==> flow/design.v (excerpt) <==
module top(input clk, rst, ball_speed, serve_type, angle, bat_size, restart, start, en_color, auto, hard_mode, input[3:0] mode, max_score, input[8:0] adc, output sel, size, output sound, output [9:0] RED, GRN, BLU, output HSYNC, VSYNC, px_clk, blank);
clock: 13.3 ns
lec_check: 0
abc_area: 1
cap_margin: 5
cell_pad_in_sites_detail_placement: 0
cell_pad_in_sites_global_placement: 2
core_margin: 2
core_utilization: 22
cts_cluster_size: 70
gpl_timing_driven: 0
max_routing_layer: met4
slew_margin: 30
run.sh (not shown) runs the stock make flow with config.mk's settings and CLKGATE_MAP_FILE=.
Change:
- CAP_MARGIN: 5 -> 20
- CELL_PAD_IN_SITES_DETAIL_PLACEMENT: 0 -> not set
- CELL_PAD_IN_SITES_GLOBAL_PLACEMENT: 2 -> not set
- CORE_UTILIZATION: 22 -> 56
- CTS_CLUSTER_SIZE: 70 -> not set
- GPL_TIMING_DRIVEN: 0 -> not set
- MAX_ROUTING_LAYER: met4 -> not set
- PLACE_DENSITY: not set -> 0.6
- SLEW_MARGIN: 30 -> 5
- clock period: 13.3 -> 7.07 ns (I/O delays scaled with it)
Result: The changed run finished with timing, DRC and antenna clean; fmax rises by 49%; combinational power rises by 77%; critical path depth falls by 17; power rises by 77%; wire length falls by 15%; die size falls by 60%; design area falls by 1.6%; via count rises by 3.6%; sequential share of layout area rises by 0.16 points.
Change:
- CORE_UTILIZATION: 56 -> 40
- SLEW_MARGIN: 5 -> 20
- clock period: 7.07 -> 7.34 ns (I/O delays scaled with it)
Effect:
- The changed run went through all stages and came out clean
- global-route usage decreases by 9.6 points
- sequential power came out lower by about 3%
- setup slack loses 23 ps
- wire length climbs by 3.3%
- non-clock buffer count drops by 59
- first-iteration DRC count goes down by 5.2%
Change:
- CORE_UTILIZATION: 40 -> 72
- clock period: 7.34 -> 14.0 ns (I/O delays scaled with it)
Effect: The new run produced a clean layout; core utilization goes up by 32 points; die area came out lower by 44%; routed wire length is lower by 1.5%; worst setup slack improved by 5100 ps.

* * *

Starting RTL as in the previous note.
clock: 7.84 ns
lec_check: 0
cap_margin: 20
core_margin: 2
core_utilization: 70
cts_cluster_size: 62
hold_slack_margin: 0.29
setup_slack_margin: -0.71
slew_margin: 20
The starting point finished with timing, DRC and antenna clean.
Change:
Settings changed: CORE_UTILIZATION 70 to 57, HOLD_SLACK_MARGIN 0.29 to default, SETUP_SLACK_MARGIN -0.71 to 1.85.
Clock period 7.84 ns to 6.91 ns, I/O delays scaled along.
The new run completed without violations.
Cell area grows by 14%.
Final cell count grows by about 8%.
Combinational power grows by about 9%.
Critical path depth shrinks by 5.
Global-route usage shrinks by 7.2 points.
Clock skew shrinks by 19 ps.
First-iteration DRC count shrinks by about 13%.
Register-to-register slack is better by 1000 ps.
Sequential share of layout area shrinks by 1.2 points.
Total power grows by about 12%.
Change:
Settings changed: CORE_UTILIZATION 57 to 63, CTS_CLUSTER_SIZE 62 to default, MAX_ROUTING_LAYER from default to met4, SETUP_SLACK_MARGIN 1.85 to default.
Clock period 6.91 ns to 13.3 ns, I/O delays scaled along.
=> Clock-buffer cell count went up by 1; non-clock buffer count went down by 466; die area went down by 9.4%; maximum frequency went down by 31%; hold slack improved by 6.4 ps; register-to-register slack improved by 3900 ps; routed wire length went down by 8.5%.
Change:
Settings changed: ABC_AREA from default to 1, CELL_PAD_IN_SITES_DETAIL_PLACEMENT from default to 2, CELL_PAD_IN_SITES_GLOBAL_PLACEMENT from default to 2, CORE_UTILIZATION 63 to 22, CTS_CLUSTER_SIZE from default to 70, GPL_TIMING_DRIVEN from default to 0, MAX_ROUTING_LAYER met4 to met5, SLEW_MARGIN 20 to 30.
What happened: Register-to-register slack is worse by 2000 ps; non-clock buffer count increases by 24; utilization drops by 42 points; area after synthesis falls by 8.0%; global-route usage fell by 25 points; wire length came out higher by 13%; worst setup slack degrades by 2000 ps; via count falls by 5.5%; first-iteration DRC count went down by 63%; cell area falls by 1.3%.
Change:
Settings changed: ABC_AREA 1 to default, CELL_PAD_IN_SITES_DETAIL_PLACEMENT 2 to default, CELL_PAD_IN_SITES_GLOBAL_PLACEMENT 2 to default, CORE_UTILIZATION 22 to 68, CTS_CLUSTER_SIZE 70 to 34, GPL_TIMING_DRIVEN 0 to default, MAX_ROUTING_LAYER met5 to default, SLEW_MARGIN 30 to 20.
Clock period 13.3 ns to 5.18 ns, I/O delays scaled along.
The changed run ran to the end with violations: negative setup slack.
Critical path depth went down by 42.
Sequential share of layout area shrinks by 1.4 points.
Cell area increases by 17%.
Synthesized area came out higher by 8.7%.
Die area falls by 64%.

* * *

top again, from the RTL that the note above started with.
make LEC_CHECK=0 ABC_AREA=1 CAP_MARGIN=30 CELL_PAD_IN_SITES_DETAIL_PLACEMENT=0 CELL_PAD_IN_SITES_GLOBAL_PLACEMENT=2 CORE_MARGIN=9 CORE_UTILIZATION=22 CTS_CLUSTER_SIZE=70 GPL_TIMING_DRIVEN=0 HOLD_SLACK_MARGIN=0.19 MAX_ROUTING_LAYER=met5 PLACE_DENSITY_LB_ADDON=0.07 SETUP_SLACK_MARGIN=1.23 SLEW_MARGIN=35 TNS_END_PERCENT=20 finish   # period 13.3 ns
Change:
- ABC_AREA: 1 -> default
- CAP_MARGIN: 30 -> 20
- CELL_PAD_IN_SITES_DETAIL_PLACEMENT: 0 -> 2
- CELL_PAD_IN_SITES_GLOBAL_PLACEMENT: 2 -> default
- CORE_MARGIN: 9 -> 2
- CORE_UTILIZATION: 22 -> 63
- CTS_CLUSTER_SIZE: 70 -> default
- GPL_TIMING_DRIVEN: 0 -> default
- HOLD_SLACK_MARGIN: 0.19 -> default
- PLACE_DENSITY_LB_ADDON: 0.07 -> default
- SETUP_SLACK_MARGIN: 1.23 -> default
- SLEW_MARGIN: 35 -> 30
- TNS_END_PERCENT: 20 -> default
What happened: With this change the flow ended with an error in 3_5_place_dp (DPL-0033). Area after synthesis rose by 8.7%. Die size fell by 64%. Synthesized cell count fell by 7.1%.
Power and IR drop assume default switching activity.
